## run 1
## ifft_top
module ifft_top 
     (
         input   wire           clk           ,                 
         input   wire           rst           ,                 
		 input   wire           ifft_enable   ,                 
		 input   wire  [15:0]   in_0_real     ,                 
         input   wire  [15:0]   in_1_real     ,                 
         input   wire  [15:0]   in_2_real     ,                 
         input   wire  [15:0]   in_3_real     ,                 
         input   wire  [15:0]   in_4_real     ,                 
         input   wire  [15:0]   in_5_real     ,                 
         input   wire  [15:0]   in_6_real     ,                 
         input   wire  [15:0]   in_7_real     ,                 
         input   wire  [15:0]   in_8_real     ,                 
         input   wire  [15:0]   in_9_real     ,                 
         input   wire  [15:0]   in_10_real    ,                 
         input   wire  [15:0]   in_11_real    ,                 
		 input   wire  [15:0]   in_0_imag     ,                 
         input   wire  [15:0]   in_1_imag     ,                 
         input   wire  [15:0]   in_2_imag     ,                 
         input   wire  [15:0]   in_3_imag     ,                 
         input   wire  [15:0]   in_4_imag     ,                 
         input   wire  [15:0]   in_5_imag     ,                 
         input   wire  [15:0]   in_6_imag     ,                 
         input   wire  [15:0]   in_7_imag     ,                 
         input   wire  [15:0]   in_8_imag     ,                 
         input   wire  [15:0]   in_9_imag     ,                 
         input   wire  [15:0]   in_10_imag    ,                 
         input   wire  [15:0]   in_11_imag    ,                 
		 output  wire  [15:0]   ifft_out_real ,                 
		 output  wire  [15:0]   ifft_out_imag ,                 
		 output  wire           finish                          
     );
For scale: about 8,700 cells after synthesis, roughly 420 I/O pins.
Settings: LEC_CHECK=0, ABC_AREA=1, CAP_MARGIN=20, CELL_PAD_IN_SITES_GLOBAL_PLACEMENT=0, CORE_ASPECT_RATIO=1.12, CORE_MARGIN=2, CORE_UTILIZATION=58, CTS_CLUSTER_SIZE=61, GPL_ROUTABILITY_DRIVEN=1, GPL_TIMING_DRIVEN=1, MAX_ROUTING_LAYER=met5, MIN_ROUTING_LAYER=met1, PLACE_DENSITY=0.42, SETUP_SLACK_MARGIN=2.65, SLEW_MARGIN=15, TNS_END_PERCENT=100; clock period 13.4 ns.
run.sh (not shown) runs the stock make flow with config.mk's settings and CLKGATE_MAP_FILE=.
Changes in run 2 relative to run 1:
- SETUP_SLACK_MARGIN no longer set, was 2.65
- MIN_ROUTING_LAYER no longer set, was met1
- CORE_MARGIN now 9, was 2
- TNS_END_PERCENT no longer set, was 100
- SLEW_MARGIN now 20, was 15
- CORE_ASPECT_RATIO no longer set, was 1.12
- CELL_PAD_IN_SITES_DETAIL_PLACEMENT now 2, previously not set
- PLACE_DENSITY now 0.46, was 0.42
- CORE_UTILIZATION now 63, was 58
- ABC_AREA no longer set, was 1
- CELL_PAD_IN_SITES_GLOBAL_PLACEMENT no longer set, was 0
- GPL_ROUTABILITY_DRIVEN no longer set, was 1
- CTS_CLUSTER_SIZE no longer set, was 61
- MAX_ROUTING_LAYER no longer set, was met5
==> comparison <==
Status: run 2 FAILED at detailed placement (tool error)
In run 2 relative to run 1, synthesized cell count had gone down by more than 10%.
Relative to run 1, die outline area decreased by about 3% in run 2.
Compare run 2 and run 1 | count of standard-cell rows lower: run 2
The run showing the smaller multiplexer fraction of the synthesized cell area is run 1.
Going from run 1 to run 2, synthesized cell area shrank by a few percent.
diff inputs: run 2 => run 3
- clearing PLACE_DENSITY, which used to be 0.46
- putting CTS_CLUSTER_SIZE at 99 where nothing was set
- clearing CELL_PAD_IN_SITES_DETAIL_PLACEMENT, which used to be 2
- clearing GPL_TIMING_DRIVEN, which used to be 1
- swapping 63 for 52 in CORE_UTILIZATION
- swapping 9 for 2 in CORE_MARGIN
- swapping 13.4 for 13.0 in the clock period (ns, I/O delays scaled along)
--- outcome ---
The layout from run 3, despite a flow that completed every stage, fails the layout checks, with the failing checks listed as negative setup slack. Going from run 2 to run 3, count of unique library cells instantiated by Yosys level, placer's final routability congestion estimate moved up, core area moved up. Relative to run 2, fraction of the core area occupied by cells at floorplan decreased by 11 points in run 3. Width of the die was higher in the run labelled run 3. Die: run 3 bigger than run 2.

Starting RTL as in the previous note.
Settings: LEC_CHECK=0, ABC_AREA=0, CAP_MARGIN=25, CELL_PAD_IN_SITES_DETAIL_PLACEMENT=2, CORE_MARGIN=2, CORE_UTILIZATION=20, CTS_CLUSTER_DIAMETER=392, GPL_ROUTABILITY_DRIVEN=1, PLACE_DENSITY_LB_ADDON=0.0, SETUP_SLACK_MARGIN=-1.48, SLEW_MARGIN=20; clock period 20.0 ns.
Edit:
ABC_AREA = default   (was 0)
CAP_MARGIN = 20   (was 25)
CELL_PAD_IN_SITES_DETAIL_PLACEMENT = default   (was 2)
CORE_UTILIZATION = 40   (was 20)
CTS_CLUSTER_DIAMETER = default   (was 392)
GPL_ROUTABILITY_DRIVEN = default   (was 1)
PLACE_DENSITY_LB_ADDON = default   (was 0.0)
SETUP_SLACK_MARGIN = default   (was -1.48)
clock period = 13.5 ns   (was 20.0 ns; I/O delays follow)
The changed run went through all stages and came out clean.
Setup slack degrades by 0.82 ns.
Design area is lower by 1.9%.
Total power came out higher by 30%.
Core utilization is higher by 24 points.
First-iteration DRC count goes up by 100%.
Critical path depth climbs by 2.
Cell count fell by 18%.
Non-clock buffer count rose by 237.
Wire length fell by 34%.
Sequential power came out higher by 48%.
Clock power rose by 12%.
Edit:
CORE_UTILIZATION = 52   (was 40)
CTS_CLUSTER_DIAMETER = 398   (was default)
clock period = 13.0 ns   (was 13.5 ns; I/O delays follow)
Now the flow finished but failed the layout checks on negative setup slack; critical path depth climbs by 4; count of clock-buffer cells in the layout climbs by 10; cell area climbs by about 3%; synthesized cell count is unchanged; worst setup slack is worse by 0.34 ns.

Setup of exp/maple:
ifft_top again, from the RTL that the note above started with.
Design ifft_top, start of the top module:
module ifft_top 
     (
         input   wire           clk           ,                 
         input   wire           rst           ,                 
		 input   wire           ifft_enable   ,                 
		 input   wire  [15:0]   in_0_real     ,                 
         input   wire  [15:0]   in_1_real     ,                 
         input   wire  [15:0]   in_2_real     ,                 
         input   wire  [15:0]   in_3_real     ,                 
         input   wire  [15:0]   in_4_real     ,                 
         input   wire  [15:0]   in_5_real     ,                 
         input   wire  [15:0]   in_6_real     ,                 
         input   wire  [15:0]   in_7_real     ,                 
         input   wire  [15:0]   in_8_real     ,                 
         input   wire  [15:0]   in_9_real     ,                 
         input   wire  [15:0]   in_10_real    ,                 
         input   wire  [15:0]   in_11_real    ,                 
		 input   wire  [15:0]   in_0_imag     ,                 
         input   wire  [15:0]   in_1_imag     ,                 
         input   wire  [15:0]   in_2_imag     ,                 
         input   wire  [15:0]   in_3_imag     ,                 
         input   wire  [15:0]   in_4_imag     ,                 
         input   wire  [15:0]   in_5_imag     ,                 
         input   wire  [15:0]   in_6_imag     ,                 
         input   wire  [15:0]   in_7_imag     ,                 
         input   wire  [15:0]   in_8_imag     ,                 
         input   wire  [15:0]   in_9_imag     ,                 
         input   wire  [15:0]   in_10_imag    ,                 
         input   wire  [15:0]   in_11_imag    ,                 
		 output  wire  [15:0]   ifft_out_real ,                 
		 output  wire  [15:0]   ifft_out_imag ,                 
		 output  wire           finish                          
     );
Settings: LEC_CHECK=0, ABC_AREA=1, CAP_MARGIN=35, CELL_PAD_IN_SITES_DETAIL_PLACEMENT=2, CELL_PAD_IN_SITES_GLOBAL_PLACEMENT=2, CORE_MARGIN=3, CORE_UTILIZATION=40, CTS_CLUSTER_DIAMETER=186, GPL_ROUTABILITY_DRIVEN=1, HOLD_SLACK_MARGIN=-0.07, MAX_ROUTING_LAYER=met4, MIN_ROUTING_LAYER=met2, SLEW_MARGIN=20; clock period 10.8 ns.
exp/maple did not finish; a tool error ended it in global routing (5_1_grt).
What exp/sierra does differently from exp/maple at the input level:
# exp/maple
export LEC_CHECK = 0
export ABC_AREA = 1
export CAP_MARGIN = 35
export CELL_PAD_IN_SITES_DETAIL_PLACEMENT = 2
export CELL_PAD_IN_SITES_GLOBAL_PLACEMENT = 2
export CORE_MARGIN = 3
export CORE_UTILIZATION = 40
export CTS_CLUSTER_DIAMETER = 186
export GPL_ROUTABILITY_DRIVEN = 1
export HOLD_SLACK_MARGIN = -0.07
export MAX_ROUTING_LAYER = met4
export MIN_ROUTING_LAYER = met2
export SLEW_MARGIN = 20
create_clock -name core_clock -period 10.8 [get_ports {clk}]
# exp/sierra
export LEC_CHECK = 0
export CAP_MARGIN = 20
export CORE_MARGIN = 2
export CORE_UTILIZATION = 40
export SLEW_MARGIN = 20
create_clock -name core_clock -period 15.6 [get_ports {clk}]
==> results <==
exp/sierra finished every step from synthesis to the final layout, and the layout passed the timing, DRC and antenna checks. The total core area number comes out lower for exp/sierra vs exp/maple. exp/sierra vs. exp/maple: placer congestion estimate decreased 0.14; number of setup buffers added after CTS decreased 106; synthesized instance count decreased about 12%. On fraction of synthesized cell area in xor and xnor cells, the higher figure sits with exp/sierra, not exp/maple. The run showing the greater synthesized-area fraction occupied by and/or/nand/nor cells is exp/maple. Summary of exp/sierra over exp/maple: summed standard-cell area reported by yosys now smaller, die area now smaller.
Changes in exp/raven relative to exp/sierra:
# exp/sierra
export LEC_CHECK = 0
export CAP_MARGIN = 20
export CORE_MARGIN = 2
export CORE_UTILIZATION = 40
export SLEW_MARGIN = 20
create_clock -name core_clock -period 15.6 [get_ports {clk}]
# exp/raven
export LEC_CHECK = 0
export CAP_MARGIN = 20
export CORE_MARGIN = 2
export CORE_UTILIZATION = 58
export SETUP_SLACK_MARGIN = 1.39
export SLEW_MARGIN = 20
create_clock -name core_clock -period 8.76 [get_ports {clk}]
## What came out
Of exp/sierra and exp/raven, only exp/sierra finishes the flow clean.
Total clock network power: lower on exp/sierra
Global-route wire length before repair grows by a few percent when moving from exp/sierra to exp/raven.
exp/raven ended with more overall power of the completed layout than exp/sierra.
The horizontal die dimension in exp/raven was lower than what exp/sierra gave.
Comparing exp/sierra and exp/raven, the higher power share of the clock group is on exp/raven.
exp/raven packs its core more tightly than exp/sierra.
Cell area after layout (lower): exp/sierra
Overall die height ended up 17% lower on exp/raven than on exp/sierra.
Higher total of clock buffers placed in the layout was reported by exp/raven, not exp/sierra.
Setup slack: exp/raven less than exp/sierra
exp/raven vs exp/sierra: initial antenna violation count up
Power figures rest on the tool's default switching activity, not on a simulated workload.
